==> flow/design.v <==
module mapper #(
    parameter DIM4_WIDTH = 8,  
    parameter DIM3_WIDTH = 8, 
    parameter DIM2_WIDTH = 8,  
    parameter DIM1_WIDTH = 8,
    parameter IDX4_WIDTH = 8,  
    parameter IDX3_WIDTH = 8, 
    parameter IDX2_WIDTH = 8,  
    parameter IDX1_WIDTH = 8,
    parameter ROW_MAJOR = 1,   
    parameter ADDR_WIDTH = 32 
)( 
    input  logic                        clk,            
    input  logic                        rst,            
    input  logic [DIM4_WIDTH - 1:0]     dim4, 
    input  logic [DIM3_WIDTH - 1:0]     dim3, 
    input  logic [DIM2_WIDTH - 1:0]     dim2,
    input  logic [DIM1_WIDTH - 1:0]     dim1,
    input  logic [IDX4_WIDTH - 1:0]     idx4,
    input  logic [IDX3_WIDTH - 1:0]     idx3, 
    input  logic [IDX2_WIDTH - 1:0]     idx2,
    input  logic [IDX1_WIDTH - 1:0]     idx1,
    input  logic [ADDR_WIDTH - 1:0]     base_addr,
    output logic [ADDR_WIDTH - 1:0]     addr
);
    logic [ADDR_WIDTH - 1:0] mult1_result, mult2_result, mult3_result;
    logic [ADDR_WIDTH - 1:0] dim3_dim2_dim1, dim2_dim1;
    logic [ADDR_WIDTH - 1:0] addr_temp;
    generate
        if (ROW_MAJOR) begin : row_major_block
            always_ff @(posedge clk or posedge rst) begin
                if (rst) begin
                    dim2_dim1 <= '0;
                    dim3_dim2_dim1 <= '0;
                end else begin
                    dim2_dim1 <= dim2 * dim1;
                    dim3_dim2_dim1 <= dim3 * dim2 * dim1;
                end
            end
            always_ff @(posedge clk or posedge rst) begin
                if (rst) begin
                    mult1_result <= '0;
                    mult2_result <= '0;
                    mult3_result <= '0;
                end else begin
                    mult1_result <= idx4 * dim3_dim2_dim1;
                    mult2_result <= idx3 * dim2_dim1;
                    mult3_result <= idx2 * dim1;
                end
            end
            always_ff @(posedge clk or posedge rst) begin
                if (rst) begin
                    addr_temp <= '0;
                end else begin
                    addr_temp <= base_addr + mult1_result + mult2_result + mult3_result + idx1;
                end
            end
        end else begin : column_major_block
            always_ff @(posedge clk or posedge rst) begin
                if (rst) begin
                    dim2_dim1 <= '0;
                    dim3_dim2_dim1 <= '0;
                end else begin
                    dim2_dim1 <= dim2 * dim1;
                    dim3_dim2_dim1 <= dim3 * dim2 * dim1;
                end
            end
            always_ff @(posedge clk or posedge rst) begin
                if (rst) begin
                    mult1_result <= '0;
                    mult2_result <= '0;
                    mult3_result <= '0;
                end else begin
                    mult1_result <= idx4 * dim3_dim2_dim1;
                    mult2_result <= idx3 * dim2_dim1;
                    mult3_result <= idx1 * dim2;
                end
            end
            always_ff @(posedge clk or posedge rst) begin
                if (rst) begin
                    addr_temp <= '0;
                end else begin
                    addr_temp <= base_addr + mult1_result + mult2_result + mult3_result + idx2;
                end
            end
        end
    endgenerate
    assign addr = addr_temp;
endmodule
export LEC_CHECK = 0
export ABC_AREA = 0
export CAP_MARGIN = 20
export CELL_PAD_IN_SITES_DETAIL_PLACEMENT = 2
export CORE_MARGIN = 10
export CORE_UTILIZATION = 35
export CTS_CLUSTER_DIAMETER = 158
export GPL_TIMING_DRIVEN = 0
export MAX_ROUTING_LAYER = met5
export MIN_ROUTING_LAYER = met1
export PLACE_DENSITY = 0.77
export SLEW_MARGIN = 20
export TNS_END_PERCENT = 40
create_clock -name core_clock -period 20.0 [get_ports {clk}]
run.sh (not shown) runs the stock make flow with config.mk's settings and CLKGATE_MAP_FILE=.
The baseline passed the timing, DRC and antenna checks.
==> next run, changes <==
Settings changed: ABC_AREA 0 to default, CELL_PAD_IN_SITES_DETAIL_PLACEMENT 2 to default, CORE_MARGIN 10 to 2, CORE_UTILIZATION 35 to 40, CTS_CLUSTER_DIAMETER 158 to default, GPL_TIMING_DRIVEN 0 to default, MAX_ROUTING_LAYER met5 to default, MIN_ROUTING_LAYER met1 to default, PLACE_DENSITY 0.77 to default, TNS_END_PERCENT 40 to default.
Clock period 20.0 ns to 11.2 ns, I/O delays scaled along.
What happened: Routed wire length fell by 66%. Via count fell by 25%. Clock skew fell by 0.0093 ns. Worst setup slack is worse by 4.9 ns. Design area fell by 1.0%.
==> next run, changes <==
Settings changed: CAP_MARGIN 20 to 0, CORE_UTILIZATION 40 to 72.
Clock period 11.2 ns to 6.22 ns, I/O delays scaled along.
After rerunning: With this change the flow completed, yet does not pass: negative setup slack. Wire length went up by 17%. Final cell count decreases by 5.5%. Cell area goes up by about 7%. Die area is lower by 44%. Synthesized cell count does not change. Register-to-register slack got worse by 4.8 ns.


== run A ==
// mapper: RTL as listed in full above, without the edits since
clock: 6.22 ns
lec_check: 0
abc_area: 1
cap_margin: 20
core_aspect_ratio: 0.91
core_margin: 2
core_utilization: 72
cts_cluster_diameter: 400
cts_cluster_size: 10
hold_slack_margin: 0.3
place_density: 0.37
setup_slack_margin: 0.83
slew_margin: 20
tns_end_percent: 40
Run A: complete, dirty (setup timing)
Input changes introduced in run B (baseline for comparison: run A):
==> flow/config.mk <==
export PLATFORM = sky130hd
export DESIGN_NAME = mapper
export DESIGN_NICKNAME = mapper
export VERILOG_FILES = /design/flow/design.v
export SDC_FILE = /design/flow/constraint.sdc
export NUM_CORES = 4
export LEC_CHECK = 0
export CAP_MARGIN = 20
export CORE_MARGIN = 2
export CORE_UTILIZATION = 65
export SLEW_MARGIN = 20
==> flow/constraint.sdc <==
create_clock -name core_clock -period 11.2 [get_ports {clk}]
set_input_delay 2.2400 -clock core_clock [delete_from_list [all_inputs] [get_ports {clk}]]
set_output_delay 2.2400 -clock core_clock [all_outputs]
set_load 0.01 [all_outputs]
==> results <==
Run B did not stop at any stage, and its layout met the timing, DRC and antenna checks.
Run B vs. run A: distinct cell type count after synthesis moved up; final net count shrank by 24%; post-detailed-placement cell area -3400 um^2; setup skew after layout shows no meaningful change.
Comparing run A and run B, number of multi-input combinational cells is lower on run B.
Final area, run B vs run A: down by more than 10%
Of the two values seen for capture point of the critical path, dim3_dim2_dim1[23]$_DFF_PP0_ was produced by run B and dim3_dim2_dim1[21]$_DFF_PP0_ by run A.
Input changes introduced in run C (baseline for comparison: run B):
diff --git a/flow/config.mk b/flow/config.mk
--- a/flow/config.mk
+++ b/flow/config.mk
@@ -10 +10 @@
-export CORE_UTILIZATION = 65
+export CORE_UTILIZATION = 40
==> flow/constraint.sdc <==
create_clock -name core_clock -period 12.0 [get_ports {clk}]
set_input_delay 2.4000 -clock core_clock [delete_from_list [all_inputs] [get_ports {clk}]]
set_output_delay 2.4000 -clock core_clock [all_outputs]
set_load 0.01 [all_outputs]
Notes after the runs:
- Measured against each other, run C and run B differ in worst hold margin, the higher figure coming from run B.
- Looking at the reports, run C completed the entire flow and the layout it produced met the timing, DRC and antenna checks.
- The total wire length after detailed routing of run C is higher than that of run B.
- Final net count: run C lower than run B
For run D, these inputs were changed with respect to run C:
diff --git a/flow/config.mk b/flow/config.mk
--- a/flow/config.mk
+++ b/flow/config.mk
@@ -8 +8,3 @@
-export CAP_MARGIN = 20
+export CAP_MARGIN = 25
+export CELL_PAD_IN_SITES_GLOBAL_PLACEMENT = 2
+export CORE_ASPECT_RATIO = 1.75
@@ -10,0 +13,5 @@
+export CTS_CLUSTER_SIZE = 54
+export GPL_ROUTABILITY_DRIVEN = 0
+export GPL_TIMING_DRIVEN = 0
+export MAX_ROUTING_LAYER = met4
+export PLACE_DENSITY_LB_ADDON = 0.23
@@ -11,0 +19 @@
+export TNS_END_PERCENT = 20
### Flow results
No run among run D and run C stopped early or left any final violation; all are clean. Diff run C -> run D: largest driver fanout on the critical path now sits lower; sequential share of layout area has remained practically unchanged.


try-raven:
// mapper: RTL as listed in full above, without the edits since
clock: 12.0 ns
lec_check: 0
cap_margin: 20
core_aspect_ratio: 0.5
core_margin: 2
core_utilization: 56
cts_cluster_diameter: 182
cts_cluster_size: 98
place_density: 0.41
slew_margin: 20
tns_end_percent: 5
The flow did not stop early for try-raven: all stages ran, and the layout cleared the timing, DRC and antenna checks.
Setup changes, try-raven to try-amber
- setting SETUP_SLACK_MARGIN to -1.19 for the first time
- changing CORE_ASPECT_RATIO from 0.5 to 1.42
- changing CORE_UTILIZATION from 56 to 49
- changing CORE_MARGIN from 2 to 7
- setting HOLD_SLACK_MARGIN to 0.29 for the first time
[summary]
- Total of clock buffers placed in the layout: try-raven and try-amber compared, lower one is try-amber
- Comparing placed cell count for try-raven and try-amber, the bigger number came from try-amber.
- try-amber against try-raven: number of antenna cells inserted went down, number of well taps went up.
- Start point of the critical path = dim3[0]: try-amber; start point of the critical path = dim2[3]: try-raven
Changes in try-onyx relative to try-amber:
- clearing TNS_END_PERCENT, which used to be 5
- clearing SETUP_SLACK_MARGIN, which used to be -1.19
- swapping 98 for 99 in CTS_CLUSTER_SIZE
- putting ABC_AREA at 0 where nothing was set
- clearing CORE_ASPECT_RATIO, which used to be 1.42
- putting MAX_ROUTING_LAYER at met4 where nothing was set
- swapping 7 for 2 in CORE_MARGIN
- swapping 0.41 for 0.83 in PLACE_DENSITY
- clearing HOLD_SLACK_MARGIN, which used to be 0.29
- swapping 182 for 361 in CTS_CLUSTER_DIAMETER
- swapping 49 for 59 in CORE_UTILIZATION
### Flow results
- Row required time of the worst setup path: try-onyx lower / try-amber higher
- There was hardly any difference in sequential share of layout area between try-onyx and try-amber.
- Ratio of routed vias to standard cells: lower on try-amber
- Compared try-amber against try-onyx; number of global-route vias before repair within noise.
- Delta (try-onyx minus try-amber): first-iteration DRC count now sits higher, die height now sits lower.
Setup changes, try-onyx to try-yarrow
- changing CTS_CLUSTER_SIZE from 99 to 28
- changing ABC_AREA from 0 to 1
- removing PLACE_DENSITY (formerly 0.83)
- changing CORE_UTILIZATION from 59 to 40
- changing CTS_CLUSTER_DIAMETER from 361 to 80
Notes after the runs:
Diff try-onyx -> try-yarrow | register-to-register slack | increase of 0.96 ns
Re die size: try-onyx was lower than try-yarrow.
Number of instances in the synthesized netlist: try-yarrow vs try-onyx up 1,104
try-yarrow leaves more setup margin than try-onyx.
On post-route clock skew, try-onyx and try-yarrow are neck and neck.
Inputs modified between try-yarrow and try-violet:
- a change of CORE_MARGIN from 2 to 7
- a change of ABC_AREA from 1 to 0
- an added PLACE_DENSITY of 0.83
- a change of CTS_CLUSTER_SIZE from 28 to 99
- an added HOLD_SLACK_MARGIN of -0.03
- a change of CTS_CLUSTER_DIAMETER from 80 to 361
- a change of CORE_UTILIZATION from 40 to 59
- an added TNS_END_PERCENT of 15
--- outcome ---
Design area for try-violet is lower than for try-yarrow. As far as number of endpoints with negative hold slack in the final report goes, try-violet and try-yarrow are indistinguishable; the numbers are identical. Side by side, average wire per cell in the routed design turned out higher in try-violet than in try-yarrow. Status: top-level port count parity (try-yarrow, try-violet). First-pass GRT wire length in try-violet is 13% below try-yarrow.


RTL: the design.v shown in full above, as it stands there.
==> flow/config.mk <==
export PLATFORM = sky130hd
export DESIGN_NAME = mapper
export DESIGN_NICKNAME = mapper
export VERILOG_FILES = /design/flow/design.v
export SDC_FILE = /design/flow/constraint.sdc
export NUM_CORES = 4
export LEC_CHECK = 0
export CAP_MARGIN = 30
export CELL_PAD_IN_SITES_DETAIL_PLACEMENT = 0
export CORE_MARGIN = 2
export CORE_UTILIZATION = 72
export CTS_CLUSTER_SIZE = 54
export HOLD_SLACK_MARGIN = 0.29
export MIN_ROUTING_LAYER = met1
export PLACE_DENSITY_LB_ADDON = 0.01
export SETUP_SLACK_MARGIN = -0.61
export SLEW_MARGIN = 40
export TNS_END_PERCENT = 55
==> flow/constraint.sdc <==
create_clock -name core_clock -period 6.51 [get_ports {clk}]
set_input_delay 1.3020 -clock core_clock [delete_from_list [all_inputs] [get_ports {clk}]]
set_output_delay 1.3020 -clock core_clock [all_outputs]
set_load 0.01 [all_outputs]
The baseline finished but fails on negative setup slack.
Change:
- CAP_MARGIN: 30 -> 40
- CELL_PAD_IN_SITES_DETAIL_PLACEMENT: 0 -> unset
- CTS_CLUSTER_SIZE: 54 -> 39
- HOLD_SLACK_MARGIN: 0.29 -> 0.3
- MIN_ROUTING_LAYER: met1 -> unset
- SETUP_SLACK_MARGIN: -0.61 -> 0.75
- SLEW_MARGIN: 40 -> 20
- TNS_END_PERCENT: 55 -> unset
- clock period: 6.51 -> 8.09 ns (I/O delays scaled with it)
The new run completed and failed the layout checks on negative setup slack; die area is unchanged; utilization decreases by 0.61 points; clock-buffer cell count increases by 2; wire length decreases by 3.5%; design area decreases by 0.72%; sequential share of layout area stays flat; global-route usage decreases by 0.85 points; cell count decreases by 1.3%; setup slack improved by 1.5 ns.
Change:
- CAP_MARGIN: 40 -> 5
- CTS_CLUSTER_DIAMETER: unset -> 343
- CTS_CLUSTER_SIZE: 39 -> 35
- PLACE_DENSITY_LB_ADDON: 0.01 -> unset
- SETUP_SLACK_MARGIN: 0.75 -> -0.58
- clock period: 8.09 -> 6.22 ns (I/O delays scaled with it)
Effect:
- The changed run produced a layout that fails on negative setup slack
- wire length came out higher by about 4.5%
- final cell count came out higher by 1.4%
- die area is unchanged
- synthesized cell count stays the same
- register-to-register slack got worse by 1.6 ns
- worst setup slack got worse by 1.4 ns
- sequential cell count does not change
- cell area came out higher by 1.4%
- area after synthesis stays the same
Change:
- CAP_MARGIN: 5 -> 20
- CORE_UTILIZATION: 72 -> 58
- CTS_CLUSTER_DIAMETER: 343 -> unset
- CTS_CLUSTER_SIZE: 35 -> unset
- HOLD_SLACK_MARGIN: 0.3 -> unset
- SETUP_SLACK_MARGIN: -0.58 -> unset
After rerunning:
- The new run finished but fails on negative setup slack
- cell count climbs by about 4.5%
- global-route usage goes down by 8.8 points
- clock-buffer cell count goes down by 1
- wire length is lower by 7.6%
- maximum frequency stays flat
- area after synthesis is unchanged
- final area increases by about 1.7%
Change:
- ABC_AREA: unset -> 0
- CORE_ASPECT_RATIO: unset -> 0.91
- CORE_UTILIZATION: 58 -> 72
- CTS_CLUSTER_DIAMETER: unset -> 400
- CTS_CLUSTER_SIZE: unset -> 92
- HOLD_SLACK_MARGIN: unset -> 0.3
- PLACE_DENSITY_LB_ADDON: unset -> 0.0
- SETUP_SLACK_MARGIN: unset -> 0.83
- TNS_END_PERCENT: unset -> 40
Outcome:
- The new run completed, yet does not pass: negative setup slack
- synthesized area is unchanged
- utilization grows by 19 points
- final area came out higher by 1.4%
- setup slack gets worse by 0.46 ns
- die area came out lower by 19%
- hold slack improved by 0.017 ns


job 2578:
Starts from the design.v that is shown in full above.
Settings: LEC_CHECK=0, CAP_MARGIN=20, CELL_PAD_IN_SITES_DETAIL_PLACEMENT=1, CELL_PAD_IN_SITES_GLOBAL_PLACEMENT=1, CORE_MARGIN=4, CORE_UTILIZATION=40, GPL_TIMING_DRIVEN=0, SLEW_MARGIN=20; clock period 12.0 ns.
--- input diff job 2578..job 3853 ---
Settings: setting CTS_CLUSTER_SIZE to 99 for the first time; removing CELL_PAD_IN_SITES_DETAIL_PLACEMENT (formerly 1); setting CTS_CLUSTER_DIAMETER to 171 for the first time; changing CORE_MARGIN from 4 to 2; setting MAX_ROUTING_LAYER to met4 for the first time; setting TNS_END_PERCENT to 5 for the first time; changing CORE_UTILIZATION from 40 to 59; setting ABC_AREA to 0 for the first time; setting PLACE_DENSITY to 0.43 for the first time; removing CELL_PAD_IN_SITES_GLOBAL_PLACEMENT (formerly 1); removing GPL_TIMING_DRIVEN (formerly 0).
Notes after the runs:
Against job 2578, job 3853 comes in 34% lower on die footprint. The post-route cell area in job 3853 was lower than what job 2578 gave. Placer's final routability congestion estimate delta for job 3853 relative to job 2578: about 3% higher.
The following lists how job 3913 was set up differently from job 3853:
Settings: PLACE_DENSITY_LB_ADDON now 0.23, previously not set; CORE_UTILIZATION now 40, was 59; MAX_ROUTING_LAYER no longer set, was met4; PLACE_DENSITY no longer set, was 0.43; CTS_CLUSTER_DIAMETER no longer set, was 171; ABC_AREA no longer set, was 0; CTS_CLUSTER_SIZE no longer set, was 99; TNS_END_PERCENT now 50, was 5.
[summary]
- Any difference in highest achievable clock rate between job 3853 and job 3913 is small enough to ignore.
- Per the comparison of job 3913 with job 3853, final period utilization up 0.19 points; smallest setup slack after layout lower; minimum period implied by the final worst setup slack now larger; finished layout cell area rose by about 0.9%.
- Lower synthesis-to-layout area growth was reported by job 3853, not job 3913.
- For the area of the die, job 3913 came in 22000 sq um higher than job 3853 did.
- As far as total of plain and repair buffers excluding clock buffers is concerned, job 3913 and job 3853 perform about the same.
